==> run a <==
==> flow/design.v <==
module lab1 #
(
	parameter WIDTHIN = 16,		 
	parameter WIDTHOUT = 32,	 
	parameter [WIDTHIN-1:0] A0 = 16'b01_00000000000000,  
	parameter [WIDTHIN-1:0] A1 = 16'b01_00000000000000,  
	parameter [WIDTHIN-1:0] A2 = 16'b00_10000000000000,  
	parameter [WIDTHIN-1:0] A3 = 16'b00_00101010101010,  
	parameter [WIDTHIN-1:0] A4 = 16'b00_00001010101010,  
	parameter [WIDTHIN-1:0] A5 = 16'b00_00000010001000   
)
(
	input clk,
	input reset,	
	input i_valid,
	input i_ready,
	output o_valid,
	output o_ready,
	input [WIDTHIN-1:0] i_x,
	output [WIDTHOUT-1:0] o_y
);
logic [WIDTHIN-1:0] x;	 
logic [WIDTHOUT-1:0] y_Q;	 
logic valid_Q1;		 
logic valid_Q2;		 
logic valid_Q3;
logic valid_Q4;
logic valid_Q5;
logic valid_Q6;
logic valid_Q7;
logic [WIDTHOUT-1:0] ans;	
logic enable;
logic [WIDTHOUT-1:0] m0_out;  
logic [31:0] m0_res; 
logic [WIDTHOUT-1:0] a0_out;  
logic [WIDTHOUT-1:0] m1_out;  
logic [47:0] m1_res;
logic [WIDTHOUT-1:0] a1_out;  
logic [WIDTHOUT-1:0] m2_out;  
logic [47:0] m2_res; 
logic [WIDTHOUT-1:0] a2_out;  
logic [WIDTHOUT-1:0] m3_out;  
logic [47:0] m3_res;
logic [WIDTHOUT-1:0] a3_out;  
logic [WIDTHOUT-1:0] m4_out;  
logic [47:0] m4_res;
logic [WIDTHOUT-1:0] a4_out;  
logic [WIDTHOUT-1:0] y_D;
logic [15:0] A5_reg;
logic [31:0] A4_reg;
logic [31:0] A3_reg;
logic [31:0] A2_reg;
logic [31:0] A1_reg;
logic [31:0] A0_reg;
logic [WIDTHIN-1:0] x1;
logic [WIDTHIN-1:0] x2;
logic [WIDTHIN-1:0] x3;
logic [WIDTHIN-1:0] x4;
logic [WIDTHOUT-1:0] F1;
logic [WIDTHOUT-1:0] F2;
logic [WIDTHOUT-1:0] F3;
logic [WIDTHOUT-1:0] F4;
always_comb begin
		m0_res = A5_reg * x;
		m0_out = {3'b000, m0_res [31:3]};
		a0_out = m0_out + A4_reg;
		m1_res = F4 * x4;
		m1_out = m1_res[45:14];
		a1_out = m1_out + A3_reg;
		m2_res = F3 * x3;
		m2_out = m2_res[45:14];
		a2_out = m2_out + A2_reg;
		m3_res = F2 * x2;
		m3_out = m3_res[45:14];
		a3_out = m3_out + A1_reg;
		m4_res = F1 * x1;
		m4_out = m4_res[45:14];
		a4_out = m4_out + A0_reg ;
		enable = i_ready;
end
always @(posedge clk) begin
if (enable) begin
		A5_reg <= A5;
		A4_reg <= {5'b00000, A4, 11'b00000000000};
   	F4 <= a0_out;
		x4 <= x;
		A3_reg <= {5'b00000, A3, 11'b00000000000};
		F3 <= a1_out;
		x3 <= x4;
		A2_reg <= {5'b00000, A2, 11'b00000000000};
		F2 <= a2_out;
		x2 <= x3;
		A1_reg <= {5'b00000, A1, 11'b00000000000};
   	F1 <= a3_out;
		x1 <= x2;
		A0_reg <= {5'b00000, A0, 11'b00000000000};
end		
end
always_ff @(posedge clk or posedge reset) begin
	if (reset) begin
		valid_Q1 <= 1'b0;
		valid_Q2 <= 1'b0;
		valid_Q3 <= 1'b0;
		valid_Q4 <= 1'b0;
		valid_Q5 <= 1'b0;
		valid_Q6 <= 1'b0;
		x <= 0;
		y_Q <= 0;
	end 
	else if (enable) begin
		valid_Q1 <= i_valid;
		valid_Q2 <= valid_Q1;
		valid_Q3 <= valid_Q2;
		valid_Q4 <= valid_Q3;
		valid_Q5 <= valid_Q4;
		valid_Q6 <= valid_Q5;
		x <= i_x;
		y_Q <= y_D;
	end
end
assign y_D = a4_out;
assign o_y = y_Q;
assign o_ready = i_ready;   		
assign o_valid = valid_Q6 & i_ready;	
endmodule
==> flow/run.sh <==
#!/bin/bash
# the make line also repeats each setting of config.mk as NAME=value (left out here)
make -C /OpenROAD-flow-scripts/flow DESIGN_CONFIG=/design/flow/config.mk WORK_HOME=/design/flow/orfs CLKGATE_MAP_FILE= finish
==> flow/config.mk <==
export PLATFORM = sky130hd
export DESIGN_NAME = lab1
export DESIGN_NICKNAME = lab1
export VERILOG_FILES = /design/flow/design.v
export SDC_FILE = /design/flow/constraint.sdc
export NUM_CORES = 4
export LEC_CHECK = 0
export ABC_AREA = 1
export CAP_MARGIN = 15
export CELL_PAD_IN_SITES_DETAIL_PLACEMENT = 1
export CELL_PAD_IN_SITES_GLOBAL_PLACEMENT = 1
export CORE_ASPECT_RATIO = 1.17
export CORE_MARGIN = 10
export CORE_UTILIZATION = 34
export CTS_CLUSTER_SIZE = 25
export HOLD_SLACK_MARGIN = 0.19
export MAX_ROUTING_LAYER = met4
export MIN_ROUTING_LAYER = met2
export SLEW_MARGIN = 20
export TNS_END_PERCENT = 35
==> flow/constraint.sdc <==
create_clock -name core_clock -period 8.72 [get_ports {clk}]
set_input_delay 1.7440 -clock core_clock [delete_from_list [all_inputs] [get_ports {clk}]]
set_output_delay 1.7440 -clock core_clock [all_outputs]
set_load 0.01 [all_outputs]
==> inputs of run b, as changes to run a <==
Settings changed: ABC_AREA 1 to unset, CAP_MARGIN 15 to 20, CELL_PAD_IN_SITES_DETAIL_PLACEMENT 1 to 2, CELL_PAD_IN_SITES_GLOBAL_PLACEMENT 1 to 2, CORE_ASPECT_RATIO 1.17 to unset, CORE_MARGIN 10 to 2, CORE_UTILIZATION 34 to 72, CTS_CLUSTER_SIZE 25 to unset, GPL_ROUTABILITY_DRIVEN set to 0, GPL_TIMING_DRIVEN set to 1, HOLD_SLACK_MARGIN 0.19 to -0.04, MIN_ROUTING_LAYER met2 to unset, PLACE_DENSITY_LB_ADDON set to 0.26, SLEW_MARGIN 20 to 30, TNS_END_PERCENT 35 to unset.
==> flow/constraint.sdc (replaced) <==
create_clock -name core_clock -period 7.69 [get_ports {clk}]
set_input_delay 1.5380 -clock core_clock [delete_from_list [all_inputs] [get_ports {clk}]]
set_output_delay 1.5380 -clock core_clock [all_outputs]
set_load 0.01 [all_outputs]
==> notes <==
- Run a passed the timing, design-rule and antenna checks. Run b never finished: it broke off in 3_1_place_gp_skip_io with FLW-0024.
- In run a the die size is higher than in run b, by about 140%.
- Of run b and run a, run a has the higher area after synthesis (gap 7.3%, measured against run a).
- Against run a, the synthesized cell count of run b is lower by about 22%.
==> figures <==
metric	run b	run a
Initial core utilization	0.726	0.341
Outcome	aborted with a tool error	complete, no violations
Failing step	3_1_place_gp_skip_io	-
Placeable core area	88400 µm²	203000 µm²
Synthesized area divided by synthesized cell count	9.32 µm²	7.79 µm²
Width of the die	303 µm	437 µm
Number of distinct standard cells referenced by the synthesized netlist	81	50
Top cell type by instance count after synthesis	inv_1	nand2_1
Cell count in the Yosys report	6887	8885
Mux area share	0.00751	0
Yosys Chip Area	64200 µm²	69200 µm²
Adder and majority cell fraction of the synthesized area	0.555	0.514
Post-Synth XOR/XNOR Area	0.0225	0.0149
